File: flow/config.mk
export PLATFORM = sky130hd
export DESIGN_NAME = calc_mvd_cost
export DESIGN_NICKNAME = calc_mvd_cost
export VERILOG_FILES = /design/flow/design.v
export SDC_FILE = /design/flow/constraint.sdc
export NUM_CORES = 4
export LEC_CHECK = 0
export CAP_MARGIN = 20
export CELL_PAD_IN_SITES_GLOBAL_PLACEMENT = 3
export CORE_MARGIN = 2
export CORE_UTILIZATION = 40
export CTS_CLUSTER_SIZE = 28
export GPL_TIMING_DRIVEN = 1
export HOLD_SLACK_MARGIN = 0.06
export MIN_ROUTING_LAYER = met2
export SETUP_SLACK_MARGIN = 0.17
export SLEW_MARGIN = 40
export TNS_END_PERCENT = 10
File: flow/constraint.sdc
create_clock -name core_clock -period 9.0 [get_ports {ap_clk}]
set_input_delay 1.8000 -clock core_clock [delete_from_list [all_inputs] [get_ports {ap_clk}]]
set_output_delay 1.8000 -clock core_clock [all_outputs]
set_load 0.01 [all_outputs]
File: flow/run.sh
#!/bin/bash
# the make line also repeats each setting of config.mk as NAME=value (left out here)
make -C /OpenROAD-flow-scripts/flow DESIGN_CONFIG=/design/flow/config.mk WORK_HOME=/design/flow/orfs CLKGATE_MAP_FILE= finish
File: flow/design.v
module calc_mvd_cost (
    input                       ap_clk,
    input                       ap_rst,
    input                       ap_start,
    input                       ap_ce,
    output logic                ap_done,
    output logic                ap_ready,
    output logic                ap_idle,
    input        [31:0]         x,
    input        [31:0]         y,
    input        [31:0]         mv_shift,
    input        [15:0]         mv_cand_0,
    input        [15:0]         mv_cand_1,
    input        [15:0]         mv_cand_2,
    input        [15:0]         mv_cand_3,
    output logic [63:0]         bitcost,
    output logic                bitcost_ap_vld,
    input        [63:0]         lambda_sqrt_integer_int64,
    input        [63:0]         lambda_sqrt_decimal_int64,
    output logic [63:0]         mvd_cost_int64,
    output logic                mvd_cost_int64_ap_vld
);
    localparam LAMBDA_DECIMAL_SHIFT_BITS = 14;
    localparam CTX_FRAC_BITS = 15;
    logic [31:0] x_shifted, y_shifted;
    logic [63:0] lambda_sqrt_integer_reg, lambda_sqrt_decimal_reg;
    logic [63:0] lambda_sqrt_integer_s2, lambda_sqrt_decimal_s2;
    logic [63:0] lambda_sqrt_integer_s3, lambda_sqrt_decimal_s3;
    logic [15:0] mv_cand_reg[4];
    logic [3:0] pipeline_valid;
    logic same_cand;
    logic [63:0] cand1_cost, cand2_cost;
    logic [63:0] selected_cost;
    logic [63:0] bitcost_s3;
    logic [63:0] cost_mult_lambda_int;
    logic [63:0] cost_mult_lambda_dec;
    logic ap_idle_r;
    logic ap_done_r;
    always_ff @(posedge ap_clk or posedge ap_rst) begin
        if (ap_rst) begin
            ap_idle_r <= 1'b1;
            ap_done_r <= 1'b0;
            x_shifted <= 32'b0;
            y_shifted <= 32'b0;
            lambda_sqrt_integer_reg <= 64'b0;
            lambda_sqrt_decimal_reg <= 64'b0;
            mv_cand_reg[0] <= 16'b0;
            mv_cand_reg[1] <= 16'b0;
            mv_cand_reg[2] <= 16'b0;
            mv_cand_reg[3] <= 16'b0;
            pipeline_valid[0] <= 1'b0;
            same_cand <= 1'b0;
            cand1_cost <= 64'b0;
            cand2_cost <= 64'b0;
            lambda_sqrt_integer_s2 <= 64'b0;
            lambda_sqrt_decimal_s2 <= 64'b0;
            pipeline_valid[1] <= 1'b0;
            selected_cost <= 0;
            lambda_sqrt_integer_s3 <= 64'b0;
            lambda_sqrt_decimal_s3 <= 64'b0;
            pipeline_valid[2] <= 1'b0;
            bitcost_s3 <= 64'b0;
            cost_mult_lambda_int <= 64'b0;
            cost_mult_lambda_dec <= 64'b0;
            pipeline_valid[3] <= 1'b0;
            bitcost <= 64'b0;
            bitcost_ap_vld <= 1'b0;
            mvd_cost_int64 <= 64'b0;
            mvd_cost_int64_ap_vld <= 1'b0;
        end
        else if (ap_ce) begin
            ap_idle_r <= ap_idle;
            ap_done_r <= ap_done;
            if (ap_start) begin
                x_shifted <= x << mv_shift;
                y_shifted <= y << mv_shift;
                lambda_sqrt_integer_reg <= lambda_sqrt_integer_int64;
                lambda_sqrt_decimal_reg <= lambda_sqrt_decimal_int64;
                mv_cand_reg[0] <= mv_cand_0;
                mv_cand_reg[1] <= mv_cand_1;
                mv_cand_reg[2] <= mv_cand_2;
                mv_cand_reg[3] <= mv_cand_3;
                pipeline_valid[0] <= 1'b1;
            end
            else begin
                pipeline_valid[0] <= 1'b0;
            end
            pipeline_valid[1] <= pipeline_valid[0];
            lambda_sqrt_integer_s2 <= lambda_sqrt_integer_reg;
            lambda_sqrt_decimal_s2 <= lambda_sqrt_decimal_reg;
                same_cand <= (mv_cand_reg[0] == mv_cand_reg[2]) && (mv_cand_reg[1] == mv_cand_reg[3]);
                cand1_cost <= get_mvd_coding_cost(
                    $signed(x_shifted) - $signed(mv_cand_reg[0]),
                    $signed(y_shifted) - $signed(mv_cand_reg[1])
                );
                cand2_cost <= get_mvd_coding_cost(
                    $signed(x_shifted) - $signed(mv_cand_reg[2]),
                    $signed(y_shifted) - $signed(mv_cand_reg[3])
                );
            pipeline_valid[2] <= pipeline_valid[1];
            lambda_sqrt_integer_s3 <= lambda_sqrt_integer_s2;
            lambda_sqrt_decimal_s3 <= lambda_sqrt_decimal_s2;
                if (same_cand) begin
                    selected_cost <= cand1_cost;
                end
                else begin
                    selected_cost <= (cand2_cost < cand1_cost) ? cand2_cost : cand1_cost;
                end
            pipeline_valid[3] <= pipeline_valid[2];
                bitcost_s3 <= selected_cost;
                cost_mult_lambda_int <= selected_cost * lambda_sqrt_integer_s3;
                cost_mult_lambda_dec <= selected_cost * lambda_sqrt_decimal_s3;
            bitcost_ap_vld <= pipeline_valid[3];
            mvd_cost_int64_ap_vld <= pipeline_valid[3];
                bitcost <= bitcost_s3;
                mvd_cost_int64 <= cost_mult_lambda_int + (cost_mult_lambda_dec >> LAMBDA_DECIMAL_SHIFT_BITS);
        end
    end
    assign ap_ready = 1'b1;
    assign ap_done  = mvd_cost_int64_ap_vld;
    always_comb begin
        ap_idle = ap_idle_r;
        if (ap_start && ap_ce) begin
            ap_idle = 0;
        end
        else if (ap_done_r && ap_ce) begin
            ap_idle = 1;
        end
    end
    function automatic logic [63:0] get_mvd_coding_cost(input logic signed [31:0] mvd_hor, input logic signed [31:0] mvd_ver);
        logic [63:0] bitcost_temp;
        logic [63:0] x_abs, y_abs;
        logic [63:0] Q;
        logic [63:0] a, b;
        bitcost_temp = 64'd4 << CTX_FRAC_BITS;
        x_abs = (mvd_hor < 0) ? -mvd_hor : mvd_hor;
        y_abs = (mvd_ver < 0) ? -mvd_ver : mvd_ver;
        Q = 64'd1 << CTX_FRAC_BITS;
        bitcost_temp += (x_abs == 1) ? Q : 64'b0;
        bitcost_temp += (y_abs == 1) ? Q : 64'b0;
        a = get_ep_ex_golomb_bitcost_withpow(x_abs);
        b = get_ep_ex_golomb_bitcost_withpow(y_abs);
        get_mvd_coding_cost = ((a + b + bitcost_temp) >> CTX_FRAC_BITS) << 34;
    endfunction
    function automatic logic [63:0] get_ep_ex_golomb_bitcost_withpow(input logic [63:0] symbol);
        if (symbol >= 32768)
            get_ep_ex_golomb_bitcost_withpow = 64'd983040;
        else if (symbol >= 16384)
            get_ep_ex_golomb_bitcost_withpow = 64'd917504;
        else if (symbol >= 8192)
            get_ep_ex_golomb_bitcost_withpow = 64'd851968;
        else if (symbol >= 4096)
            get_ep_ex_golomb_bitcost_withpow = 64'd786432;
        else if (symbol >= 2048)
            get_ep_ex_golomb_bitcost_withpow = 64'd720896;
        else if (symbol >= 1024)
            get_ep_ex_golomb_bitcost_withpow = 64'd655360;
        else if (symbol >= 512)
            get_ep_ex_golomb_bitcost_withpow = 64'd589824;
        else if (symbol >= 256)
            get_ep_ex_golomb_bitcost_withpow = 64'd524288;
        else if (symbol >= 128)
            get_ep_ex_golomb_bitcost_withpow = 64'd458752;
        else if (symbol >= 64)
            get_ep_ex_golomb_bitcost_withpow = 64'd393216;
        else if (symbol >= 32)
            get_ep_ex_golomb_bitcost_withpow = 64'd327680;
        else if (symbol >= 16)
            get_ep_ex_golomb_bitcost_withpow = 64'd262144;
        else if (symbol >= 8)
            get_ep_ex_golomb_bitcost_withpow = 64'd196608;
        else if (symbol >= 4)
            get_ep_ex_golomb_bitcost_withpow = 64'd131072;
        else if (symbol >= 2)
            get_ep_ex_golomb_bitcost_withpow = 64'd65536;
        else
            get_ep_ex_golomb_bitcost_withpow = 64'd0;
    endfunction
endmodule
==> results.ini, run 1 <==
[status]
status = no timing/DRC/antenna violations

[power_and_ir_drop]
vdd_ir_drop_max_v = 0.000214
power_frac_comb_pct = 68.3
power.switching_mw = 8.27
comb_power_mw = 12.1
powerSeq_mw = 3.10
p_leak_nw = 26.5
powerClk_mw = 2.50
power-top-group = combinational logic
clkPwrFrac_pct = 14.1
p_int_mw = 9.39
switching_share_pct = 46.8
power_frac_seq_pct = 17.5
p_total_mw = 17.7
pwr_density_cell_nw_per_um2 = 310

[clock_network]
cts_made_buffers = 56
clock.latency.late_pin_ns = 0.72
cts_tree = built
clk_pin_slew_ns = 0.06
clockBufferDepth = 3
clock_sinks = 455
postCtsHoldBufs = 0
clockRootBuffer = clkbuf_16
htree_num_levels = 2

[final_timing]
worst_pin_slew_ns = 0.856
holdWs_ns = 0.455
post-route-period-util_pct = 90.9
tns_ns = 0
final-setup-viol-count = 0
setup_ws_ns = 0.815
hold_viol = 0
fin_crit_ns = 8.18
rsz0062_at_grt = false
slew_viol_final = 0
slew_headroom_pct = 42.6
clock-skew-final_ns = 0.0669
fmax_mhz = 122

[die]
die_height_um = 360
io_pins = 425
num_rows = 130
die-width_um = 360
die-area_um2 = 129000
fp_util_pct = 40.3
core_um2 = 126000

[setup_path]
path_delay_family = adder cells
cp-endpoint = cost_mult_lambda_int[63]
path_max_fanout = 21
crit_top_cell = ha_1
crit_start = selected_cost[36]
max_stage_delay_ns = 0.73
r2r_end = cost_mult_lambda_int[63]
worstPathRequired_ns = 9.54
crit_path_start_kind = flip-flop
crit_type = flip-flop to flip-flop
crit_arrival_ns = 8.72
r2r_slack_ns = 0.82
reg2reg_from = selected_cost[36]
worstSetupPathDepth = 29
crit_buf_inv = 4
worstSetupEndpointType = flip-flop
slowest_stage = dfrtp_4
rr_worst_depth = 29

[worst_hold_path]
hold_path_class = flip-flop to flip-flop
holdPathStages = 1
worstHoldEndpoint = lambda_sqrt_integer_s2[11]
hp-start = lambda_sqrt_integer_reg[11]

[layout]
nNetsFinal = 6867
logic_area_um2 = 35900
fillerInstances = 12400
areaGrowthSynthToFinish_pct = 12.6
finalInstanceArea_um2 = 56900
stdcell_count = 7434
fin_util_pct = 45.3
seqCellArea_um2 = 11400

[logic_synthesis]
largest_area_cell = dfrtp_1
yosys.area_share.aoi_pct = 14.4
edf_count = 0
syn_area_um2 = 50600
synth.cellmix.xorXnorShare_pct = 4.49
async_flop_share_pct = 100
topCombFamilyByArea = adder cells
yosysWarnings = 2
adder_share_pct = 24.6
ys_cells = 5545
most_common_cell = ha_1
top_cell_area_share_pct = 22.5
ys_area_um2 = 50600
synthCells = 5545
topCellsByArea = dfrtp_1, ha_1, fa_1, mux2_2, inv_1
numSynthFlops = 455
syn_avg_cell_area_um2 = 9.12
simple_gate_area_share_pct = 15.2
synthFlopType = dfrtp_1
seq_area_frac_synth_pct = 22.5
mux_area_share_pct = 11.5
synthTopCellsByCount = ha_1, inv_1, nand2_1, dfrtp_1, mux2_2
post_synth_num_cell_types = 103

[routing]
drcViolationCount = 0
firstDrtPassIters = 10
viasPerCell = 7.54
wl_per_cell_um = 20.5
drt_iter0_markers = 5799
antenna_left = 0
totalWireLength_mm = 152
vias = 56100

[run]
maxCapViolCount = 0
warning_count = 108

[global_routing]
grt_max_degree = 147
antenna_found_initial = 0
grt_pass1_vias = 63000
grt_first_pass_wirelength_mm = 238
grt-ovfl-total = 0
grt_usage_pct = 35.0

[placement]
pre_cts_slack_ns = 0.798
hpwl_mm = 117
dpl-instance-area_um2 = 54800
placed_cells = 7309
numPortBuffers = 278
gp_congestion = 0.880

[repair_timing]
item                                    in CTS  in global routing
setup buffers                                0                  0
gates resized                                0                  2
endpoints found under the setup margin       0                  1
[final cells by class]
type	count	area share, %
clock inverter	34	0.688
clock buffer	69	2.74
multi-input combinational	4274	63.1
antenna	18	0.0791
tap	1650	3.63
sequential	455	20.0
timing repair buffer	335	5.81
inverter	599	3.96
[metal layers]
metal | track usage [%] | wire [um]
met5 | 6.51 | 575
met4 | 3.51 | 7760
met3 | 49.1 | 64900
met2 | 41.6 | 79000
met1 | - | 0
==> run 2, diff against run 1 <==
Settings changed: CAP_MARGIN 20 to 0, CELL_PAD_IN_SITES_GLOBAL_PLACEMENT 3 to not set, CORE_ASPECT_RATIO set to 1.07, CORE_UTILIZATION 40 to 70, CTS_CLUSTER_DIAMETER set to 361, CTS_CLUSTER_SIZE 28 to 36, GPL_ROUTABILITY_DRIVEN set to 0, HOLD_SLACK_MARGIN 0.06 to -0.1, MIN_ROUTING_LAYER met2 to not set, SETUP_SLACK_MARGIN 0.17 to -0.51, SLEW_MARGIN 40 to 15, TNS_END_PERCENT 10 to not set.
Clock period 9.0 ns to 5.34 ns, I/O delays scaled along.
==> results.ini, run 2 <==
[logic_synthesis]
synthCells = 5545
yosys.area_share.aoi_pct = 14.4
mux_area_share_pct = 11.5
synthFlopType = dfrtp_1
post_synth_num_cell_types = 103
adder_share_pct = 24.6
topCellsByArea = dfrtp_1, ha_1, fa_1, mux2_2, inv_1
async_flop_share_pct = 100
syn_area_um2 = 50600
most_common_cell = ha_1
seq_area_frac_synth_pct = 22.5
syn_avg_cell_area_um2 = 9.12
numSynthFlops = 455
synthTopCellsByCount = ha_1, inv_1, nand2_1, dfrtp_1, mux2_2
ys_area_um2 = 50600
ys_cells = 5545
top_cell_area_share_pct = 22.5
largest_area_cell = dfrtp_1
yosysWarnings = 2
synth.cellmix.xorXnorShare_pct = 4.49
simple_gate_area_share_pct = 15.2
topCombFamilyByArea = adder cells
edf_count = 0

[clock_network]
postCtsHoldBufs = 0
clock_sinks = 455
cts_made_buffers = 16
clockBufferDepth = 3
clockRootBuffer = clkbuf_16
htree_num_levels = 1

[status]
tool.error = [ERROR GRT-0232] Routing congestion too high. Check the congestion heatmap in the GUI.
status = stopped before the end
haltStage = 5_1_grt

[die]
core_um2 = 71300
fp_util_pct = 71.0
io_pins = 425
num_rows = 101
die-area_um2 = 74400
die_height_um = 282
die-width_um = 264

[global_routing]
grt_usage_pct = 85.5
grt-ovfl-total = 781

[placement]
numPortBuffers = 278
hpwl_mm = 127

## run 2: per-stage QoR
step | setup WS (ns) | instance area [um2] | cells
after floorplan | -1.88 | 51800 | 5621
after global placement | -1.56 | 61800 | 7541
after detailed placement | -1.91 | 61800 | 7541
after CTS | -1.64 | 64200 | 7653
## run 2: repair_timing
action,in CTS
pin swaps,163
setup endpoints to repair,51
gates resized,233
gates cloned,1
buffers inserted,99
## run 2: layer usage
metal  overflow  track usage [%]
met5         10             57.0
met4        260             84.2
met3         95             75.9
met1         55             84.5
met2        361             97.8
==> run 3, diff against run 2 <==
Settings changed: CAP_MARGIN 0 to 20, CORE_ASPECT_RATIO 1.07 to not set, CORE_UTILIZATION 70 to 72, CTS_CLUSTER_DIAMETER 361 to 205, CTS_CLUSTER_SIZE 36 to 95, GPL_ROUTABILITY_DRIVEN 0 to not set, GPL_TIMING_DRIVEN 1 to not set, HOLD_SLACK_MARGIN -0.1 to not set, SETUP_SLACK_MARGIN -0.51 to 1.35, SLEW_MARGIN 15 to 20, TNS_END_PERCENT set to 5.
Clock period 5.34 ns to 6.28 ns, I/O delays scaled along.
==> results.ini, run 3 <==
[logic_synthesis]
edf_count = 0
yosys.area_share.aoi_pct = 14.4
post_synth_num_cell_types = 103
topCombFamilyByArea = adder cells
simple_gate_area_share_pct = 15.2
synthTopCellsByCount = ha_1, inv_1, nand2_1, dfrtp_1, mux2_2
topCellsByArea = dfrtp_1, ha_1, fa_1, mux2_2, inv_1
numSynthFlops = 455
syn_area_um2 = 50600
synth.cellmix.xorXnorShare_pct = 4.49
yosysWarnings = 2
synthFlopType = dfrtp_1
seq_area_frac_synth_pct = 22.5
async_flop_share_pct = 100
adder_share_pct = 24.6
largest_area_cell = dfrtp_1
mux_area_share_pct = 11.5
ys_area_um2 = 50600
syn_avg_cell_area_um2 = 9.12
most_common_cell = ha_1
ys_cells = 5545
top_cell_area_share_pct = 22.5
synthCells = 5545

[placement]
pre_cts_slack_ns = -1.33
dpl-instance-area_um2 = 57900
numPortBuffers = 278
gp_congestion = 1.00
hpwl_mm = 120

[clock_network]
cts_made_buffers = 11
clockRootBuffer = clkbuf_16
clock_sinks = 455
clockBufferDepth = 3
postCtsHoldBufs = 0
htree_num_levels = 1

[status]
tool.error = [ERROR GRT-0232] Routing congestion too high. Check the congestion heatmap in the GUI.
status = stopped before the end
haltStage = 5_1_grt

[die]
core_um2 = 69800
die-area_um2 = 72400
num_rows = 97
fp_util_pct = 72.5
io_pins = 425
die_height_um = 269
die-width_um = 269

[global_routing]
grt-ovfl-total = 125
grt_usage_pct = 72.6

-- run 3: per-stage QoR --
stage / instances / utilization [%]
after floorplan: 5621 / -
after detailed placement: 7128 / 83.0
after global placement: 7128 / 83.0
after CTS: 7208 / 86.9
-- run 3: what timing repair did --
action | CTS
endpoints found under the setup margin | 60
cloned | 6
buffers inserted | 57
pin swaps | 178
gates resized | 281
-- run 3: routing by layer --
metal | GRT overflow | global-route usage [%]
met5 | 0 | 49.8
met4 | 64 | 59.7
met3 | 10 | 60.5
met2 | 47 | 87.1
met1 | 4 | 75.2
==> run 4, diff against run 3 <==
Settings changed: CORE_ASPECT_RATIO set to 1.66, CORE_UTILIZATION 72 to 63, CTS_CLUSTER_DIAMETER 205 to 32, CTS_CLUSTER_SIZE 95 to 36, GPL_ROUTABILITY_DRIVEN set to 1, GPL_TIMING_DRIVEN set to 1, HOLD_SLACK_MARGIN set to -0.1, PLACE_DENSITY set to 0.71, SETUP_SLACK_MARGIN 1.35 to 0.76, SLEW_MARGIN 20 to 15, TNS_END_PERCENT 5 to not set.
Clock period 6.28 ns to 6.88 ns, I/O delays scaled along.
==> results.ini, run 4 <==
[power_and_ir_drop]
power_frac_seq_pct = 12.7
comb_power_mw = 23.5
pwr_density_cell_nw_per_um2 = 504
power_frac_comb_pct = 73.9
p_total_mw = 31.8
p_leak_nw = 29.1
power-top-group = combinational logic
power.switching_mw = 14.4
switching_share_pct = 45.2
powerClk_mw = 4.29
vdd_ir_drop_max_v = 0.000650
powerSeq_mw = 4.04
p_int_mw = 17.5
clkPwrFrac_pct = 13.5

[routing]
wl_per_cell_um = 21.8
firstDrtPassIters = 6
vias = 44600
drcViolationCount = 0
antenna_left = 0
viasPerCell = 6.19
drt_iter0_markers = 2780
totalWireLength_mm = 157

[setup_path]
worstPathRequired_ns = 7.43
crit_type = flip-flop to flip-flop
reg2reg_from = selected_cost[37]
r2r_end = cost_mult_lambda_dec[62]
crit_buf_inv = 9
r2r_slack_ns = -0.40
rr_worst_depth = 32
crit_start = selected_cost[37]
path_delay_family = adder cells
max_stage_delay_ns = 0.54
worstSetupPathDepth = 32
path_max_fanout = 5
slowest_stage = fa_1
cp-endpoint = cost_mult_lambda_dec[62]
crit_path_start_kind = flip-flop
crit_arrival_ns = 7.83
crit_top_cell = ha_1
worstSetupEndpointType = flip-flop

[status]
check.faults = negative setup slack
status = finished with violations

[die]
die-width_um = 224
die-area_um2 = 82600
core_um2 = 79400
num_rows = 133
die_height_um = 369
io_pins = 425
fp_util_pct = 63.7

[logic_synthesis]
mux_area_share_pct = 11.5
yosysWarnings = 2
ys_area_um2 = 50600
edf_count = 0
synthCells = 5545
synth.cellmix.xorXnorShare_pct = 4.49
numSynthFlops = 455
top_cell_area_share_pct = 22.5
yosys.area_share.aoi_pct = 14.4
async_flop_share_pct = 100
syn_avg_cell_area_um2 = 9.12
synthTopCellsByCount = ha_1, inv_1, nand2_1, dfrtp_1, mux2_2
seq_area_frac_synth_pct = 22.5
topCellsByArea = dfrtp_1, ha_1, fa_1, mux2_2, inv_1
adder_share_pct = 24.6
ys_cells = 5545
topCombFamilyByArea = adder cells
post_synth_num_cell_types = 103
synthFlopType = dfrtp_1
syn_area_um2 = 50600
most_common_cell = ha_1
simple_gate_area_share_pct = 15.2
largest_area_cell = dfrtp_1

[final_timing]
slew_headroom_pct = 16.7
holdWs_ns = 0.493
fmax_mhz = 137
tns_ns = -2.08
final-setup-viol-count = 10
rsz0062_at_grt = true
clock-skew-final_ns = 0.0193
post-route-period-util_pct = 106
slew_viol_final = 0
fin_crit_ns = 7.28
hold_viol = 0
setup_ws_ns = -0.404
worst_pin_slew_ns = 1.22

[global_routing]
grt_first_pass_wirelength_mm = 232
antenna_found_initial = 4
grt_pass1_vias = 45100
grt_usage_pct = 35.4
grt_max_degree = 141
grt-ovfl-total = 0

[clock_network]
cts_made_buffers = 82
clock.latency.late_pin_ns = 0.67
clockRootBuffer = clkbuf_16
clk_pin_slew_ns = 0.06
clock_sinks = 455
clockBufferDepth = 3
htree_num_levels = 3
cts_tree = built

[worst_hold_path]
hold_path_class = flip-flop to flip-flop
hp-start = mvd_cost_int64[38]
holdPathStages = 1
worstHoldEndpoint = mvd_cost_int64[38]

[placement]
pre_cts_slack_ns = -0.335
numPortBuffers = 278
hpwl_mm = 111
gp_congestion = 0.981

[layout]
logic_area_um2 = 38800
areaGrowthSynthToFinish_pct = 24.9
nNetsFinal = 7260
fillerInstances = 5061
seqCellArea_um2 = 11400

[run]
maxCapViolCount = 0
warning_count = 112

## run 4: layout make-up
cell class / count / area share (%)
inverter: 599 / 3.58
antenna: 2 / 0.00793
timing repair buffer: 702 / 10.3
tap: 1012 / 2.01
multi-input combinational: 4274 / 61.4
clock inverter: 58 / 1.09
clock buffer: 95 / 3.52
sequential: 455 / 18.1
## run 4: repair_timing
item / CTS / global route
gates resized: 206 / 306
endpoints found under the hold margin: 0 / 0
endpoints found under the setup margin: 45 / 46
setup buffers: 62 / 66
gates cloned: 2 / 4
hold buffers: 0 / 0
pin swaps: 102 / 200
## run 4: stage by stage
stage          cells  instance area [um2]  util [%]
3_5_place_dp    6907                56500      71.2
6_report        7197                63100      79.6
5_1_grt         7195                63100      79.5
2_1_floorplan   5621                51700         -
3_3_place_gp    6907                56500      71.2
4_1_cts         7124                60900      76.7
## run 4: per-layer routing
metal | global-route usage, % | part of all wire, %
met5 | 0 | 0.018
met4 | 25.7 | 9.2
met3 | 4.61 | 5.3
met2 | 64.7 | 51
met1 | 36.9 | 34
==> run 5, diff against run 4 <==
Settings changed: CELL_PAD_IN_SITES_GLOBAL_PLACEMENT set to 0, CORE_ASPECT_RATIO 1.66 to not set, CORE_UTILIZATION 63 to 21, CTS_CLUSTER_DIAMETER 32 to not set, CTS_CLUSTER_SIZE 36 to not set, GPL_TIMING_DRIVEN 1 to not set, HOLD_SLACK_MARGIN -0.1 to not set, PLACE_DENSITY 0.71 to not set, PLACE_DENSITY_LB_ADDON set to 0.11, SETUP_SLACK_MARGIN 0.76 to 0.03, SLEW_MARGIN 15 to 20, TNS_END_PERCENT set to 40.
Clock period 6.88 ns to 6.84 ns, I/O delays scaled along.
==> results.ini, run 5 <==
[power_and_ir_drop]
clkPwrFrac_pct = 12.5
p_total_mw = 30.8
p_int_mw = 17.4
power.switching_mw = 13.4
powerSeq_mw = 4.03
vdd_ir_drop_max_v = 0.000538
power-top-group = combinational logic
comb_power_mw = 22.9
switching_share_pct = 43.5
pwr_density_cell_nw_per_um2 = 463
power_frac_comb_pct = 74.4
p_leak_nw = 30.0
powerClk_mw = 3.86
power_frac_seq_pct = 13.1

[setup_path]
crit_arrival_ns = 7.42
crit_path_start_kind = flip-flop
r2r_slack_ns = -0.002
worstPathRequired_ns = 7.42
slowest_stage = fa_1
crit_start = selected_cost[36]
crit_buf_inv = 9
crit_top_cell = ha_4
cp-endpoint = cost_mult_lambda_dec[61]
max_stage_delay_ns = 0.58
worstSetupEndpointType = flip-flop
path_max_fanout = 4
rr_worst_depth = 31
crit_type = flip-flop to flip-flop
path_delay_family = adder cells
r2r_end = cost_mult_lambda_dec[61]
worstSetupPathDepth = 31
reg2reg_from = selected_cost[36]

[routing]
wl_per_cell_um = 18.8
vias = 42600
viasPerCell = 4.43
totalWireLength_mm = 181
antenna_left = 0
drt_iter0_markers = 1953
drcViolationCount = 0
firstDrtPassIters = 5

[layout]
fin_util_pct = 27.7
areaGrowthSynthToFinish_pct = 31.6
finalInstanceArea_um2 = 66500
nNetsFinal = 7507

[worst_hold_path]
worstHoldEndpoint = cost_mult_lambda_dec[51]
hold_path_class = flip-flop to flip-flop
holdPathStages = 2
hp-start = cost_mult_lambda_dec[51]

[logic_synthesis]
adder_share_pct = 24.6
syn_avg_cell_area_um2 = 9.12
ys_area_um2 = 50600
synth.cellmix.xorXnorShare_pct = 4.49
syn_area_um2 = 50600
topCellsByArea = dfrtp_1, ha_1, fa_1, mux2_2, inv_1
synthCells = 5545
yosys.area_share.aoi_pct = 14.4
edf_count = 0
seq_area_frac_synth_pct = 22.5
largest_area_cell = dfrtp_1
top_cell_area_share_pct = 22.5
topCombFamilyByArea = adder cells
most_common_cell = ha_1
synthTopCellsByCount = ha_1, inv_1, nand2_1, dfrtp_1, mux2_2
numSynthFlops = 455
async_flop_share_pct = 100
yosysWarnings = 2
simple_gate_area_share_pct = 15.2
ys_cells = 5545
synthFlopType = dfrtp_1
post_synth_num_cell_types = 103
mux_area_share_pct = 11.5

[final_timing]
slew_viol_final = 0
slew_headroom_pct = 29.3
tns_ns = -0.00209
fin_crit_ns = 6.84
post-route-period-util_pct = 100
setup_ws_ns = -0.00209
clock-skew-final_ns = 0.0373
fmax_mhz = 146
worst_pin_slew_ns = 1.06
final-setup-viol-count = 1
rsz0062_at_grt = true
hold_viol = 0
holdWs_ns = 0.496

[die]
fp_util_pct = 21.1
die_height_um = 495
num_rows = 180
core_um2 = 240000
die-area_um2 = 245000
die-width_um = 495
io_pins = 425

[clock_network]
htree_num_levels = 3
clockRootBuffer = clkbuf_16
clockBufferDepth = 3
clk_pin_slew_ns = 0.06
cts_made_buffers = 68
clock.latency.late_pin_ns = 0.71
clock_sinks = 455
cts_tree = built

[global_routing]
antenna_found_initial = 24
grt_pass1_vias = 44300
grt_usage_pct = 14.5
grt_first_pass_wirelength_mm = 275
grt_max_degree = 145
grt-ovfl-total = 0

[placement]
hpwl_mm = 146
dpl-instance-area_um2 = 61100
numPortBuffers = 278
gp_congestion = 0.791

[status]
check.faults = negative setup slack
status = finished with violations

[run]
warning_count = 114
maxCapViolCount = 0

## run 5: area by class of cell
| cell class | instances | area, um2 |
|---|---|---|
| clock buffers | 93 | 1940 |
| clock inverters | 32 | 468 |
| repair buffers | 963 | 8370 |
| inverters | 599 | 2250 |
| multi-input cells | 4274 | 38100 |
| diodes | 5 | 12.5 |
| fillers | 25800 | 174000 |
| flip-flops and latches | 455 | 11400 |
| well taps | 3185 | 3990 |
## run 5: routing by layer
metal	up-vias	wire length (um)	global-route usage (%)
met4	10	3300	2.96
met2	659	85800	24.7
li1	21000	-	-
met5	-	67	0
met3	145	6630	1.98
met1	20800	84900	19.5
## run 5: through the flow
stage | std cells | worst slack, ns
finish | 9606 | -0.00209
global route | 9601 | -0.267
CTS | 9572 | -0.182
detailed placement | 9420 | -0.963
global placement | 9420 | -1.01
floorplan | 5621 | -0.682
## run 5: repair_timing
item                                    CTS  global route
pin swaps                               157           131
setup buffers                            29            31
hold buffers                              0             0
endpoints found under the setup margin   32            26
resized                                 242           197
cloned                                    1             1
==> run 6, diff against run 5 <==
Settings changed: CELL_PAD_IN_SITES_GLOBAL_PLACEMENT 0 to not set, CORE_UTILIZATION 21 to 72, CTS_CLUSTER_DIAMETER set to 246, CTS_CLUSTER_SIZE set to 95, GPL_ROUTABILITY_DRIVEN 1 to not set, PLACE_DENSITY_LB_ADDON 0.11 to not set, SETUP_SLACK_MARGIN 0.03 to not set, TNS_END_PERCENT 40 to not set.
Clock period 6.84 ns to 6.71 ns, I/O delays scaled along.
==> results.ini, run 6 <==
[status]
status = stopped before the end
haltStage = 5_1_grt

[die]
io_pins = 425
die-width_um = 269
fp_util_pct = 72.5
die_height_um = 269
die-area_um2 = 72400
num_rows = 97
core_um2 = 69800

[clock_network]
clockRootBuffer = clkbuf_16
clock_sinks = 455
clockBufferDepth = 3
postCtsHoldBufs = 0
htree_num_levels = 1
cts_made_buffers = 8

[logic_synthesis]
syn_avg_cell_area_um2 = 9.12
yosys.area_share.aoi_pct = 14.4
topCombFamilyByArea = adder cells
ys_area_um2 = 50600
simple_gate_area_share_pct = 15.2
async_flop_share_pct = 100
synthFlopType = dfrtp_1
syn_area_um2 = 50600
numSynthFlops = 455
edf_count = 0
top_cell_area_share_pct = 22.5
most_common_cell = ha_1
adder_share_pct = 24.6
seq_area_frac_synth_pct = 22.5
topCellsByArea = dfrtp_1, ha_1, fa_1, mux2_2, inv_1
yosysWarnings = 2
largest_area_cell = dfrtp_1
ys_cells = 5545
synth.cellmix.xorXnorShare_pct = 4.49
post_synth_num_cell_types = 103
mux_area_share_pct = 11.5
synthTopCellsByCount = ha_1, inv_1, nand2_1, dfrtp_1, mux2_2
synthCells = 5545

[placement]
gp_congestion = 0.980
hpwl_mm = 116
numPortBuffers = 278
placed_cells = 6896

run 6: what timing repair did:
item | CTS
gates resized | 146
endpoints found under the hold margin | 0
setup buffers | 61
pin swaps | 99
gates cloned | 3
endpoints found under the setup margin | 24
run 6: through the flow:
step / hold WS [ns] / setup WS [ns] / utilization, % / cell area, um2
after floorplan: 0.457 / -0.786 / - / 51300
after global placement: 0.472 / -0.485 / 80.9 / 56500
after detailed placement: 0.474 / -0.666 / 80.9 / 56500
after CTS: 0.533 / -0.285 / 83.2 / 58100
==> run 7, diff against run 6 <==
Settings changed: ABC_AREA set to 1, CAP_MARGIN 20 to 0, CTS_CLUSTER_DIAMETER 246 to 95, CTS_CLUSTER_SIZE 95 to not set.
Clock period 6.71 ns to 5.4 ns, I/O delays scaled along.
==> results.ini, run 7 <==
[status]
status = stopped before the end
haltStage = 5_1_grt
tool.error = [ERROR GRT-0116] Global routing finished with congestion. Check the congestion regions in the DRC Viewer.

[clock_network]
clockRootBuffer = clkbuf_16
cts_made_buffers = 48
htree_num_levels = 2
clockBufferDepth = 3
clock_sinks = 455

[die]
io_pins = 425
die-area_um2 = 75200
core_um2 = 72600
die_height_um = 274
fp_util_pct = 72.5
die-width_um = 274
num_rows = 99

[logic_synthesis]
numSynthFlops = 455
largest_area_cell = dfrtp_1
syn_avg_cell_area_um2 = 6.81
most_common_cell = nand2_1
synth.cellmix.xorXnorShare_pct = 3.18
seq_area_frac_synth_pct = 21.7
syn_area_um2 = 52600
top_cell_area_share_pct = 21.6
yosysWarnings = 2
simple_gate_area_share_pct = 28.4
synthCells = 7726
synthTopCellsByCount = nand2_1, inv_1, ha_1, nor2_1, o21ai_0
post_synth_num_cell_types = 73
edf_count = 0
topCellsByArea = dfrtp_1, nand2_1, ha_1, inv_1, fa_1
ys_area_um2 = 52600
ys_cells = 7726
adder_share_pct = 23.7
topCombFamilyByArea = simple AND/OR/NAND/NOR gates
synthFlopType = dfrtp_1
async_flop_share_pct = 100
yosys.area_share.aoi_pct = 10.2
mux_area_share_pct = 0.152

[global_routing]
grt_usage_pct = 94.7
grt-ovfl-total = 3359

[placement]
pre_cts_slack_ns = -1.89
gp_congestion = 1.02
placed_cells = 9458
hpwl_mm = 148
numPortBuffers = 278
dpl-instance-area_um2 = 61500

[run 7: repair_timing]
action                                  CTS
cloned                                    4
hold buffers                              0
endpoints found under the setup margin   56
buffers inserted                        160
pin swaps                               238
gates resized                           562
[run 7: per-layer routing]
| layer | GRT overflow | track usage, % |
|---|---|---|
| met2 | 1973 | 110 |
| met5 | 39 | 72.7 |
| met1 | 234 | 89.7 |
| met3 | 337 | 83.9 |
| met4 | 776 | 97.2 |
==> run 8, diff against run 7 <==
Settings changed: ABC_AREA 1 to 0, CAP_MARGIN 0 to 20, CELL_PAD_IN_SITES_GLOBAL_PLACEMENT set to 1, CORE_MARGIN 2 to 6, CORE_UTILIZATION 72 to 54, CTS_CLUSTER_DIAMETER 95 to not set, CTS_CLUSTER_SIZE set to 42, MAX_ROUTING_LAYER set to met4, MIN_ROUTING_LAYER set to met1, PLACE_DENSITY_LB_ADDON set to 0.02, SETUP_SLACK_MARGIN set to 2.45, TNS_END_PERCENT set to 20.
Clock period 5.4 ns to 11.0 ns, I/O delays scaled along.
==> results.ini, run 8 <==
[power_and_ir_drop]
p_total_mw = 14.0
power-top-group = combinational logic
p_leak_nw = 26.3
power.switching_mw = 6.32
pwr_density_cell_nw_per_um2 = 249
power_frac_seq_pct = 17.9
p_int_mw = 7.63
comb_power_mw = 9.52
clkPwrFrac_pct = 13.8
powerClk_mw = 1.93
vdd_ir_drop_max_v = 0.000238
power_frac_comb_pct = 68.2
powerSeq_mw = 2.50
switching_share_pct = 45.3

[run]
warning_count = 109
maxCapViolCount = 0

[logic_synthesis]
synth.cellmix.xorXnorShare_pct = 4.49
top_cell_area_share_pct = 22.5
mux_area_share_pct = 11.5
topCombFamilyByArea = adder cells
ys_area_um2 = 50600
ys_cells = 5545
edf_count = 0
syn_avg_cell_area_um2 = 9.12
syn_area_um2 = 50600
seq_area_frac_synth_pct = 22.5
synthTopCellsByCount = ha_1, inv_1, nand2_1, dfrtp_1, mux2_2
synthFlopType = dfrtp_1
yosysWarnings = 2
adder_share_pct = 24.6
most_common_cell = ha_1
simple_gate_area_share_pct = 15.2
async_flop_share_pct = 100
synthCells = 5545
yosys.area_share.aoi_pct = 14.4
post_synth_num_cell_types = 103
numSynthFlops = 455
topCellsByArea = dfrtp_1, ha_1, fa_1, mux2_2, inv_1
largest_area_cell = dfrtp_1

[placement]
pre_cts_slack_ns = 2.73
placed_cells = 6884
gp_congestion = 0.944
dpl-instance-area_um2 = 54100
numPortBuffers = 278
hpwl_mm = 106

[die]
core_um2 = 92200
die-width_um = 318
io_pins = 425
die-area_um2 = 101000
die_height_um = 318
num_rows = 111
fp_util_pct = 54.8

[clock_network]
cts_made_buffers = 54
clk_pin_slew_ns = 0.06
postCtsHoldBufs = 0
clockBufferDepth = 3
clock_sinks = 455
clock.latency.late_pin_ns = 0.66
cts_tree = built
htree_num_levels = 2
clockRootBuffer = clkbuf_16
postCtsSetupBuffers = 0

[final_timing]
tns_ns = 0
holdWs_ns = 0.490
fin_crit_ns = 8.09
worst_pin_slew_ns = 1.18
slew_viol_final = 0
setup_ws_ns = 2.91
slew_headroom_pct = 20.8
rsz0062_at_grt = true
fmax_mhz = 124
final-setup-viol-count = 0
clock-skew-final_ns = 0.0242
post-route-period-util_pct = 73.5
hold_viol = 0

[setup_path]
crit_top_cell = ha_1
r2r_slack_ns = 2.91
path_max_fanout = 31
worstSetupPathDepth = 27
r2r_end = cost_mult_lambda_dec[63]
crit_start = selected_cost[39]
reg2reg_from = selected_cost[39]
worstSetupEndpointType = flip-flop
crit_arrival_ns = 8.57
crit_path_start_kind = flip-flop
crit_buf_inv = 3
slowest_stage = dfrtp_2
worstPathRequired_ns = 11.48
crit_type = flip-flop to flip-flop
max_stage_delay_ns = 0.90
rr_worst_depth = 27
cp-endpoint = cost_mult_lambda_dec[63]
path_delay_family = adder cells

[global_routing]
top_usage_layer = met2
grt_pass1_vias = 39900
grt_util_met2_pct = 43.3
grt_usage_pct = 26.7
grt_use_met3_pct = 3.07
grt-ovfl-total = 0
grt_max_degree = 177
grt.met1_usage_pct = 36.0
grt_first_pass_wirelength_mm = 218
antenna_found_initial = 9

[routing]
wl_per_cell_um = 19.2
drt_iter0_markers = 2335
viasPerCell = 5.78
firstDrtPassIters = 5
antenna_left = 0
totalWireLength_mm = 134
drcViolationCount = 0
vias = 40400

[status]
status = no timing/DRC/antenna violations

[layout]
finalInstanceArea_um2 = 56000
nNetsFinal = 6843
areaGrowthSynthToFinish_pct = 10.8
stdcell_count = 6994
fin_util_pct = 60.7

[worst_hold_path]
holdPathStages = 1
hold_path_class = flip-flop to flip-flop
hp-start = lambda_sqrt_integer_s2[13]
worstHoldEndpoint = lambda_sqrt_integer_s3[13]

## run 8: area by class of cell
cell class	instances	area, um2
flip-flops and latches	455	11400
inverters	599	2250
clock buffers	63	1420
repair buffers	313	3060
well taps	1243	1560
diodes	9	22.5
clock inverters	38	467
multi-input cells	4274	35800
fillers	8190	36200
## run 8: repair_timing
action	4_1_cts	5_1_grt
gates resized	0	5
endpoints found under the setup margin	0	4
hold endpoints to repair	0	0
## run 8: metal layers
| metal | share of wire [%] | routed length, um | up-vias |
|---|---|---|---|
| met5 | 0 | 0 | - |
| met4 | 2.8 | 3710 | 0 |
| met3 | 4.4 | 5840 | 172 |
| met2 | 47 | 62700 | 892 |
| met1 | 46 | 62100 | 19700 |
| li1 | - | - | 19600 |
==> run 9, diff against run 8 <==
Settings changed: ABC_AREA 0 to not set, CELL_PAD_IN_SITES_GLOBAL_PLACEMENT 1 to not set, CORE_MARGIN 6 to 2, CORE_UTILIZATION 54 to 69, CTS_CLUSTER_SIZE 42 to 48, MAX_ROUTING_LAYER met4 to not set, MIN_ROUTING_LAYER met1 to not set, PLACE_DENSITY_LB_ADDON 0.02 to not set, SETUP_SLACK_MARGIN 2.45 to not set, TNS_END_PERCENT 20 to not set.
Clock period 11.0 ns to 6.8 ns, I/O delays scaled along.
==> results.ini, run 9 <==
[status]
status = stopped before the end
haltStage = 5_1_grt

[logic_synthesis]
numSynthFlops = 455
synth.cellmix.xorXnorShare_pct = 4.49
yosys.area_share.aoi_pct = 14.4
top_cell_area_share_pct = 22.5
synthFlopType = dfrtp_1
post_synth_num_cell_types = 103
synthCells = 5545
synthTopCellsByCount = ha_1, inv_1, nand2_1, dfrtp_1, mux2_2
syn_avg_cell_area_um2 = 9.12
adder_share_pct = 24.6
most_common_cell = ha_1
async_flop_share_pct = 100
ys_cells = 5545
largest_area_cell = dfrtp_1
mux_area_share_pct = 11.5
edf_count = 0
topCombFamilyByArea = adder cells
yosysWarnings = 2
ys_area_um2 = 50600
syn_area_um2 = 50600
simple_gate_area_share_pct = 15.2
seq_area_frac_synth_pct = 22.5
topCellsByArea = dfrtp_1, ha_1, fa_1, mux2_2, inv_1

[die]
die-area_um2 = 75500
io_pins = 425
num_rows = 99
fp_util_pct = 69.6
die_height_um = 275
core_um2 = 72700
die-width_um = 275

[clock_network]
clock_sinks = 455
cts_made_buffers = 52
clockBufferDepth = 3
htree_num_levels = 2
clockRootBuffer = clkbuf_16

[placement]
hpwl_mm = 110
dpl-instance-area_um2 = 56600
gp_congestion = 0.984
numPortBuffers = 278

[run 9: repair_timing]
action                     CTS
pin swaps                  144
hold buffers                 0
gates resized              180
setup endpoints to repair   20
cloned                       5
buffers inserted            70
[run 9: through the flow]
step | TNS [ns] | std cells | hold slack, ns | utilization (%) | worst slack [ns]
after global placement | -2.99 | 6933 | 0.468 | 77.8 | -0.365
after CTS | -1.07 | 7102 | 0.490 | 82.7 | -0.200
after detailed placement | -5.53 | 6933 | 0.468 | 77.8 | -0.553
after floorplan | -324.27 | 5621 | 0.457 | - | -0.714
==> run 10, diff against run 9 <==
Settings changed: CORE_UTILIZATION 69 to 40, CTS_CLUSTER_SIZE 48 to not set.
Clock period 6.8 ns to 9.0 ns, I/O delays scaled along.
==> results.ini, run 10 <==
[status]
status = no timing/DRC/antenna violations

[setup_path]
worstSetupEndpointType = flip-flop
r2r_end = cost_mult_lambda_int[63]
r2r_slack_ns = 1.01
slowest_stage = fa_1
reg2reg_from = selected_cost[38]
crit_top_cell = ha_1
rr_worst_depth = 30
max_stage_delay_ns = 0.53
worstPathRequired_ns = 9.54
crit_start = selected_cost[38]
crit_path_start_kind = flip-flop
crit_arrival_ns = 8.53
path_delay_family = adder cells
crit_type = flip-flop to flip-flop
worstSetupPathDepth = 30
crit_buf_inv = 5
path_max_fanout = 29
cp-endpoint = cost_mult_lambda_int[63]

[routing]
totalWireLength_mm = 136
antenna_left = 0
vias = 40600
drt_iter0_markers = 2312
drcViolationCount = 0
firstDrtPassIters = 6
wl_per_cell_um = 18.3
viasPerCell = 5.48

[die]
io_pins = 425
num_rows = 130
die_height_um = 360
die-width_um = 360
die-area_um2 = 129000
fp_util_pct = 40.3
core_um2 = 126000

[logic_synthesis]
syn_avg_cell_area_um2 = 9.12
topCellsByArea = dfrtp_1, ha_1, fa_1, mux2_2, inv_1
numSynthFlops = 455
mux_area_share_pct = 11.5
post_synth_num_cell_types = 103
synthCells = 5545
ys_area_um2 = 50600
top_cell_area_share_pct = 22.5
simple_gate_area_share_pct = 15.2
syn_area_um2 = 50600
synthFlopType = dfrtp_1
synth.cellmix.xorXnorShare_pct = 4.49
adder_share_pct = 24.6
yosys.area_share.aoi_pct = 14.4
topCombFamilyByArea = adder cells
ys_cells = 5545
seq_area_frac_synth_pct = 22.5
yosysWarnings = 2
largest_area_cell = dfrtp_1
synthTopCellsByCount = ha_1, inv_1, nand2_1, dfrtp_1, mux2_2
async_flop_share_pct = 100
most_common_cell = ha_1
edf_count = 0

[global_routing]
grt_max_degree = 147
grt_pass1_vias = 40300
grt_first_pass_wirelength_mm = 221
antenna_found_initial = 6
grt_usage_pct = 21.0
grt-ovfl-total = 0

[clock_network]
cts_resized = 0
postCtsSetupBuffers = 0
cts_made_buffers = 54
clock_sinks = 455
postCtsHoldBufs = 0
clk_pin_slew_ns = 0.06
clockRootBuffer = clkbuf_16
clock.latency.late_pin_ns = 0.66
clockBufferDepth = 3
cts_tree = built
htree_num_levels = 2

[run]
warning_count = 111
maxCapViolCount = 0

[final_timing]
post-route-period-util_pct = 88.8
fmax_mhz = 125
slew_viol_final = 0
tns_ns = 0
setup_ws_ns = 1.01
rsz0062_at_grt = false
hold_viol = 0
slew_headroom_pct = 31.8
clock-skew-final_ns = 0.0162
final-setup-viol-count = 0
fin_crit_ns = 7.99
worst_pin_slew_ns = 1.02

[power_and_ir_drop]
vdd_ir_drop_max_v = 0.000300
power-top-group = combinational logic
clkPwrFrac_pct = 13.5
power_frac_seq_pct = 18.0
powerSeq_mw = 3.06
switching_share_pct = 45.5
power_frac_comb_pct = 68.5
p_int_mw = 9.29
pwr_density_cell_nw_per_um2 = 301
power.switching_mw = 7.74
p_leak_nw = 26.3
powerClk_mw = 2.31
comb_power_mw = 11.7

[worst_hold_path]
hp-start = x_shifted[0]
holdPathStages = 1
hold_path_class = flip-flop to flip-flop
worstHoldEndpoint = x_shifted[0]

[placement]
hpwl_mm = 108
numPortBuffers = 278
gp_congestion = 0.887
pre_cts_slack_ns = 1.00

[layout]
areaGrowthSynthToFinish_pct = 11.8
nNetsFinal = 6852
fillerInstances = 12300

-- run 10: per-layer routing --
metal  wire [um]  global-route usage, %  vias up
met5          11                      0        -
met4        3850                   6.13        2
met3        6060                   2.19      162
met2       64300                   35.4      935
met1       61600                   28.4    19800
li1            -                      -    19600
-- run 10: stage by stage --
stage	power, mW	cell area [um2]	hold WS [ns]	util, %	cells
2_1_floorplan	12.0	50900	0.457	-	5621
3_3_place_gp	14.8	54700	0.476	43.6	7300
3_5_place_dp	14.9	54700	0.484	43.6	7300
4_1_cts	17.4	56500	0.498	45.0	7397
5_1_grt	19.2	56500	0.509	45.0	7397
6_report	17.0	56600	0.492	45.0	7400
-- run 10: final cells by class --
| cell class | instances | area, um2 | area share (%) |
|---|---|---|---|
| sequential | 455 | 11400 | 20.1 |
| clock buffer | 67 | 1480 | 2.62 |
| timing repair buffer | 322 | 3140 | 5.55 |
| clock inverter | 30 | 373 | 0.659 |
| multi-input combinational | 4274 | 35800 | 63.4 |
| inverter | 599 | 2250 | 3.98 |
| antenna | 3 | 7.51 | 0.0133 |
| tap | 1650 | 2060 | 3.65 |
==> run 11, diff against run 10 <==
Settings changed: CORE_UTILIZATION 40 to 59, SETUP_SLACK_MARGIN set to 1.61.
Clock period 9.0 ns to 6.56 ns, I/O delays scaled along.
==> results.ini, run 11 <==
[setup_path]
rr_worst_depth = 30
crit_type = flip-flop to flip-flop
path_max_fanout = 5
crit_top_cell = ha_4
reg2reg_from = selected_cost[38]
path_delay_family = adder cells
crit_path_start_kind = flip-flop
r2r_slack_ns = -0.61
crit_arrival_ns = 7.68
worstPathRequired_ns = 7.08
cp-endpoint = cost_mult_lambda_dec[62]
crit_start = selected_cost[38]
slowest_stage = fa_2
r2r_end = cost_mult_lambda_dec[62]
crit_buf_inv = 6
worstSetupEndpointType = flip-flop
max_stage_delay_ns = 0.54
worstSetupPathDepth = 30

[final_timing]
fmax_mhz = 140
fin_crit_ns = 7.17
setup_ws_ns = -0.608
hold_viol = 0
clock-skew-final_ns = 0.0215
slew_viol_final = 0
final-setup-viol-count = 18
slew_headroom_pct = 20.6
tns_ns = -6.40
rsz0062_at_grt = true
worst_pin_slew_ns = 1.18
post-route-period-util_pct = 109

[clock_network]
clockRootBuffer = clkbuf_16
cts_tree = built
postCtsHoldBufs = 0
clock_sinks = 455
clockBufferDepth = 3
clock.latency.late_pin_ns = 0.64
cts_made_buffers = 52
clk_pin_slew_ns = 0.06
htree_num_levels = 2

[global_routing]
grt_pass1_vias = 42200
grt_max_degree = 145
grt-ovfl-total = 0
antenna_found_initial = 1
grt_usage_pct = 31.4
grt_first_pass_wirelength_mm = 227

[run]
warning_count = 110
maxCapViolCount = 0

[die]
die-area_um2 = 88100
fp_util_pct = 59.5
core_um2 = 85000
num_rows = 107
die-width_um = 297
io_pins = 425
die_height_um = 297

[worst_hold_path]
hold_path_class = flip-flop to flip-flop
hp-start = cost_mult_lambda_dec[39]
holdPathStages = 1
worstHoldEndpoint = mvd_cost_int64[25]

[power_and_ir_drop]
pwr_density_cell_nw_per_um2 = 497
clkPwrFrac_pct = 10.2
power-top-group = combinational logic
comb_power_mw = 24.0
p_leak_nw = 29.1
powerSeq_mw = 4.15
vdd_ir_drop_max_v = 0.000640
power_frac_seq_pct = 13.3
power.switching_mw = 13.6
power_frac_comb_pct = 76.6
powerClk_mw = 3.18
switching_share_pct = 43.5
p_int_mw = 17.7

[routing]
drt_iter0_markers = 2935
drcViolationCount = 0
totalWireLength_mm = 142
diodes = 0
firstDrtPassIters = 7
viasPerCell = 5.86
vias = 43200
antenna_left = 0
wl_per_cell_um = 19.2

[placement]
numPortBuffers = 278
hpwl_mm = 109
placed_cells = 7185
gp_congestion = 0.928

[logic_synthesis]
simple_gate_area_share_pct = 15.2
most_common_cell = ha_1
mux_area_share_pct = 11.5
top_cell_area_share_pct = 22.5
post_synth_num_cell_types = 103
topCombFamilyByArea = adder cells
yosysWarnings = 2
ys_cells = 5545
adder_share_pct = 24.6
async_flop_share_pct = 100
synth.cellmix.xorXnorShare_pct = 4.49
synthFlopType = dfrtp_1
synthTopCellsByCount = ha_1, inv_1, nand2_1, dfrtp_1, mux2_2
yosys.area_share.aoi_pct = 14.4
edf_count = 0
numSynthFlops = 455
seq_area_frac_synth_pct = 22.5
syn_avg_cell_area_um2 = 9.12
syn_area_um2 = 50600
largest_area_cell = dfrtp_1
synthCells = 5545
ys_area_um2 = 50600
topCellsByArea = dfrtp_1, ha_1, fa_1, mux2_2, inv_1

[layout]
stdcell_count = 7371
nNetsFinal = 7331
seqCellArea_um2 = 11400
areaGrowthSynthToFinish_pct = 24.4
logic_area_um2 = 38800
fillerInstances = 6278

[status]
check.faults = negative setup slack
status = finished with violations

run 11: final cells by class:
cell class,instances,area share [%]
flip-flops and latches,455,18.1
well taps,1144,2.28
multi-input cells,4274,61.6
clock buffers,70,2.35
repair buffers,803,11.5
clock inverters,26,0.583
inverters,599,3.59
run 11: stage by stage:
stage	util, %	setup slack (ns)	hold slack (ns)	power (mW)	area (um2)
finish	74.0	-0.608	0.499	31.3	62900
global route	74.0	-0.835	0.503	34.1	62900
floorplan	-	-0.906	0.457	18.5	52300
detailed placement	68.5	-0.578	0.473	24.5	58300
global placement	68.5	-0.505	0.473	24.0	58300
CTS	72.7	-0.393	0.487	29.7	61800
run 11: repair_timing:
action	CTS	global route
gates cloned	3	0
buffers inserted	49	37
pin swaps	177	127
gates resized	212	161
setup endpoints to repair	61	60
hold endpoints to repair	0	0
run 11: layer usage:
layer | part of all wire [%] | track usage [%]
met5 | 0.0078 | 0
met1 | 44 | 43.0
met2 | 48 | 53.1
met4 | 3.0 | 8.46
met3 | 4.7 | 3.31
==> run 12, diff against run 11 <==
Settings changed: ABC_AREA set to 1, CORE_UTILIZATION 59 to 68, CTS_CLUSTER_DIAMETER set to 303, CTS_CLUSTER_SIZE set to 34, HOLD_SLACK_MARGIN set to 0.29, SETUP_SLACK_MARGIN 1.61 to not set.
Clock period 6.56 ns to 4.96 ns, I/O delays scaled along.
==> results.ini, run 12 <==
[global_routing]
grt_usage_pct = 82.3
grt-ovfl-total = 447

[placement]
placed_cells = 9856
numPortBuffers = 278
hpwl_mm = 147
dpl-instance-area_um2 = 64300
gp_congestion = 1.02

[status]
haltStage = 5_1_grt
tool.error = [ERROR GRT-0116] Global routing finished with congestion. Check the congestion regions in the DRC Viewer.
status = stopped before the end

[logic_synthesis]
seq_area_frac_synth_pct = 21.7
synthTopCellsByCount = nand2_1, inv_1, ha_1, nor2_1, o21ai_0
mux_area_share_pct = 0.152
syn_area_um2 = 52600
simple_gate_area_share_pct = 28.4
ys_cells = 7726
largest_area_cell = dfrtp_1
synth.cellmix.xorXnorShare_pct = 3.18
synthCells = 7726
async_flop_share_pct = 100
syn_avg_cell_area_um2 = 6.81
topCellsByArea = dfrtp_1, nand2_1, ha_1, inv_1, fa_1
yosys.area_share.aoi_pct = 10.2
adder_share_pct = 23.7
topCombFamilyByArea = simple AND/OR/NAND/NOR gates
top_cell_area_share_pct = 21.6
most_common_cell = nand2_1
ys_area_um2 = 52600
post_synth_num_cell_types = 73
edf_count = 0
synthFlopType = dfrtp_1
numSynthFlops = 455
yosysWarnings = 2

[die]
die_height_um = 282
die-area_um2 = 79600
core_um2 = 76200
die-width_um = 282
num_rows = 101
fp_util_pct = 69.0
io_pins = 425

[clock_network]
clock_sinks = 455
cts_made_buffers = 17
postCtsHoldBufs = 0
clockRootBuffer = clkbuf_16
clockBufferDepth = 3
htree_num_levels = 1

[run 12: per-layer routing]
layer | overflow | GRT usage [%]
met1 | 36 | 82.4
met2 | 175 | 94.0
met3 | 68 | 74.5
met4 | 153 | 75.3
met5 | 15 | 56.4
[run 12: per-stage QoR]
step | hold WS, ns | worst slack (ns) | power (mW)
2_1_floorplan | 0.442 | -2.19 | 13.2
3_3_place_gp | 0.453 | -1.85 | 18.3
3_5_place_dp | 0.460 | -2.33 | 19.3
4_1_cts | 0.496 | -2.05 | 22.8
[run 12: timing repair]
item	CTS
gates cloned	1
resized	431
endpoints found under the setup margin	60
buffers inserted	156
pin swaps	243
==> run 13, diff against run 12 <==
Settings changed: ABC_AREA 1 to not set, CORE_ASPECT_RATIO set to 0.99, CORE_UTILIZATION 68 to 72, CTS_CLUSTER_DIAMETER 303 to 141, CTS_CLUSTER_SIZE 34 to 36, GPL_ROUTABILITY_DRIVEN set to 0, GPL_TIMING_DRIVEN set to 1, HOLD_SLACK_MARGIN 0.29 to -0.1, PLACE_DENSITY set to 0.37, SETUP_SLACK_MARGIN set to 1.56, SLEW_MARGIN 20 to 15.
Clock period 4.96 ns to 5.29 ns, I/O delays scaled along.
==> results.ini, run 13 <==
[status]
status = stopped before the end
haltStage = 5_1_grt
tool.error = [ERROR GRT-0116] Global routing finished with congestion. Check the congestion regions in the DRC Viewer.

[logic_synthesis]
async_flop_share_pct = 100
edf_count = 0
numSynthFlops = 455
ys_area_um2 = 50600
yosys.area_share.aoi_pct = 14.4
synthCells = 5545
seq_area_frac_synth_pct = 22.5
ys_cells = 5545
most_common_cell = ha_1
syn_avg_cell_area_um2 = 9.12
post_synth_num_cell_types = 103
syn_area_um2 = 50600
topCombFamilyByArea = adder cells
synth.cellmix.xorXnorShare_pct = 4.49
synthTopCellsByCount = ha_1, inv_1, nand2_1, dfrtp_1, mux2_2
synthFlopType = dfrtp_1
largest_area_cell = dfrtp_1
yosysWarnings = 2
mux_area_share_pct = 11.5
adder_share_pct = 24.6
top_cell_area_share_pct = 22.5
simple_gate_area_share_pct = 15.2
topCellsByArea = dfrtp_1, ha_1, fa_1, mux2_2, inv_1

[clock_network]
postCtsHoldBufs = 0
clockBufferDepth = 3
clockRootBuffer = clkbuf_16
clock_sinks = 455
htree_num_levels = 1
cts_made_buffers = 17

[die]
num_rows = 96
die_height_um = 268
fp_util_pct = 72.8
die-width_um = 270
io_pins = 425
core_um2 = 69400
die-area_um2 = 72400

[global_routing]
grt-ovfl-total = 1176
grt_usage_pct = 88.4

[placement]
placed_cells = 7572
numPortBuffers = 278
hpwl_mm = 140

[run 13: per-layer routing]
| layer | global-route usage [%] | overflow |
|---|---|---|
| met1 | 85.8 | 64 |
| met5 | 62.5 | 8 |
| met2 | 100 | 584 |
| met4 | 88.9 | 397 |
| met3 | 80.2 | 123 |
[run 13: what timing repair did]
action	CTS
gates cloned	3
buffers inserted	95
pin swaps	210
endpoints found under the setup margin	83
hold endpoints to repair	0
gates resized	363
[run 13: stage by stage]
step           worst slack [ns]  area [um2]  TNS, ns  util [%]
2_1_floorplan             -1.92       52500  -905.47         -
3_3_place_gp              -1.46       62700   -47.13      90.3
3_5_place_dp              -1.95       62700   -62.49      90.3
4_1_cts                   -1.85       65900   -61.11      94.9
==> run 14, diff against run 13 <==
Settings changed: CAP_MARGIN 20 to 5, CORE_ASPECT_RATIO 0.99 to not set, CORE_UTILIZATION 72 to 68, CTS_CLUSTER_DIAMETER 141 to 364, CTS_CLUSTER_SIZE 36 to 51, GPL_ROUTABILITY_DRIVEN 0 to not set, GPL_TIMING_DRIVEN 1 to not set, HOLD_SLACK_MARGIN -0.1 to not set, PLACE_DENSITY 0.37 to not set, SETUP_SLACK_MARGIN 1.56 to -0.39, SLEW_MARGIN 15 to 20.
Clock period 5.29 ns to 5.42 ns, I/O delays scaled along.
==> results.ini, run 14 <==
[placement]
gp_congestion = 0.975
hpwl_mm = 132
pre_cts_slack_ns = -1.75
numPortBuffers = 278

[clock_network]
clockBufferDepth = 3
clock_sinks = 455
clockRootBuffer = clkbuf_16
htree_num_levels = 1
cts_made_buffers = 12

[status]
tool.error = [ERROR GRT-0232] Routing congestion too high. Check the congestion heatmap in the GUI.
status = stopped before the end
haltStage = 5_1_grt

[logic_synthesis]
yosys.area_share.aoi_pct = 14.4
top_cell_area_share_pct = 22.5
largest_area_cell = dfrtp_1
topCellsByArea = dfrtp_1, ha_1, fa_1, mux2_2, inv_1
synthFlopType = dfrtp_1
syn_area_um2 = 50600
most_common_cell = ha_1
syn_avg_cell_area_um2 = 9.12
mux_area_share_pct = 11.5
ys_area_um2 = 50600
synth.cellmix.xorXnorShare_pct = 4.49
simple_gate_area_share_pct = 15.2
numSynthFlops = 455
synthCells = 5545
yosysWarnings = 2
topCombFamilyByArea = adder cells
synthTopCellsByCount = ha_1, inv_1, nand2_1, dfrtp_1, mux2_2
edf_count = 0
seq_area_frac_synth_pct = 22.5
adder_share_pct = 24.6
post_synth_num_cell_types = 103
ys_cells = 5545
async_flop_share_pct = 100

[die]
die-width_um = 277
die_height_um = 277
die-area_um2 = 76600
num_rows = 99
core_um2 = 73300
io_pins = 425
fp_util_pct = 69.0

[global_routing]
grt_usage_pct = 85.4
grt-ovfl-total = 775

-- run 14: per-stage QoR --
step / instance area [um2] / cells / setup TNS [ns] / power [mW] / utilization (%)
CTS: 64400 / 7701 / -50.18 / 36.9 / 87.8
detailed placement: 62100 / 7609 / -56.58 / 32.1 / 84.7
global placement: 62100 / 7609 / -43.86 / 29.6 / 84.7
floorplan: 51800 / 5621 / -852.50 / 21.9 / -
-- run 14: metal layers --
layer,global-route usage [%],GRT overflow
met5,60.6,3
met4,79.9,192
met3,77.1,105
met2,96.2,418
met1,85.9,57
-- run 14: repair_timing --
action                     4_1_cts
gates cloned                     1
buffers inserted                78
pin swaps                      142
hold buffers                     0
hold endpoints to repair         0
setup endpoints to repair       51
gates resized                  241
==> run 15, diff against run 14 <==
Settings changed: CAP_MARGIN 5 to 20, CORE_UTILIZATION 68 to 65, CTS_CLUSTER_DIAMETER 364 to 260, CTS_CLUSTER_SIZE 51 to 96, SETUP_SLACK_MARGIN -0.39 to not set.
Clock period 5.42 ns to 4.54 ns, I/O delays scaled along.
==> results.ini, run 15 <==
[status]
status = stopped before the end
haltStage = 5_1_grt

[logic_synthesis]
syn_avg_cell_area_um2 = 9.12
adder_share_pct = 24.6
numSynthFlops = 455
top_cell_area_share_pct = 22.5
synth.cellmix.xorXnorShare_pct = 4.49
mux_area_share_pct = 11.5
topCombFamilyByArea = adder cells
seq_area_frac_synth_pct = 22.5
yosys.area_share.aoi_pct = 14.4
async_flop_share_pct = 100
synthFlopType = dfrtp_1
most_common_cell = ha_1
synthCells = 5545
yosysWarnings = 2
syn_area_um2 = 50600
ys_cells = 5545
ys_area_um2 = 50600
topCellsByArea = dfrtp_1, ha_1, fa_1, mux2_2, inv_1
synthTopCellsByCount = ha_1, inv_1, nand2_1, dfrtp_1, mux2_2
post_synth_num_cell_types = 103
largest_area_cell = dfrtp_1
simple_gate_area_share_pct = 15.2
edf_count = 0

[placement]
dpl-instance-area_um2 = 64000
gp_congestion = 0.985
numPortBuffers = 278
hpwl_mm = 129

[die]
die-area_um2 = 80000
die-width_um = 283
num_rows = 102
io_pins = 425
core_um2 = 77200
die_height_um = 283
fp_util_pct = 65.5

[clock_network]
cts_made_buffers = 8
htree_num_levels = 1
postCtsHoldBufs = 0
clock_sinks = 455
clockBufferDepth = 3
clockRootBuffer = clkbuf_16

## run 15: through the flow
step	setup WS, ns	std cells
after CTS	-2.39	7903
after detailed placement	-2.66	7829
after global placement	-2.34	7829
after floorplan	-2.52	5621
## run 15: repair_timing
action / 4_1_cts
pin swaps: 166
gates resized: 276
buffers inserted: 63
cloned: 2
endpoints found under the setup margin: 62
No activity file was given, so power comes from the tool's default toggle rates.
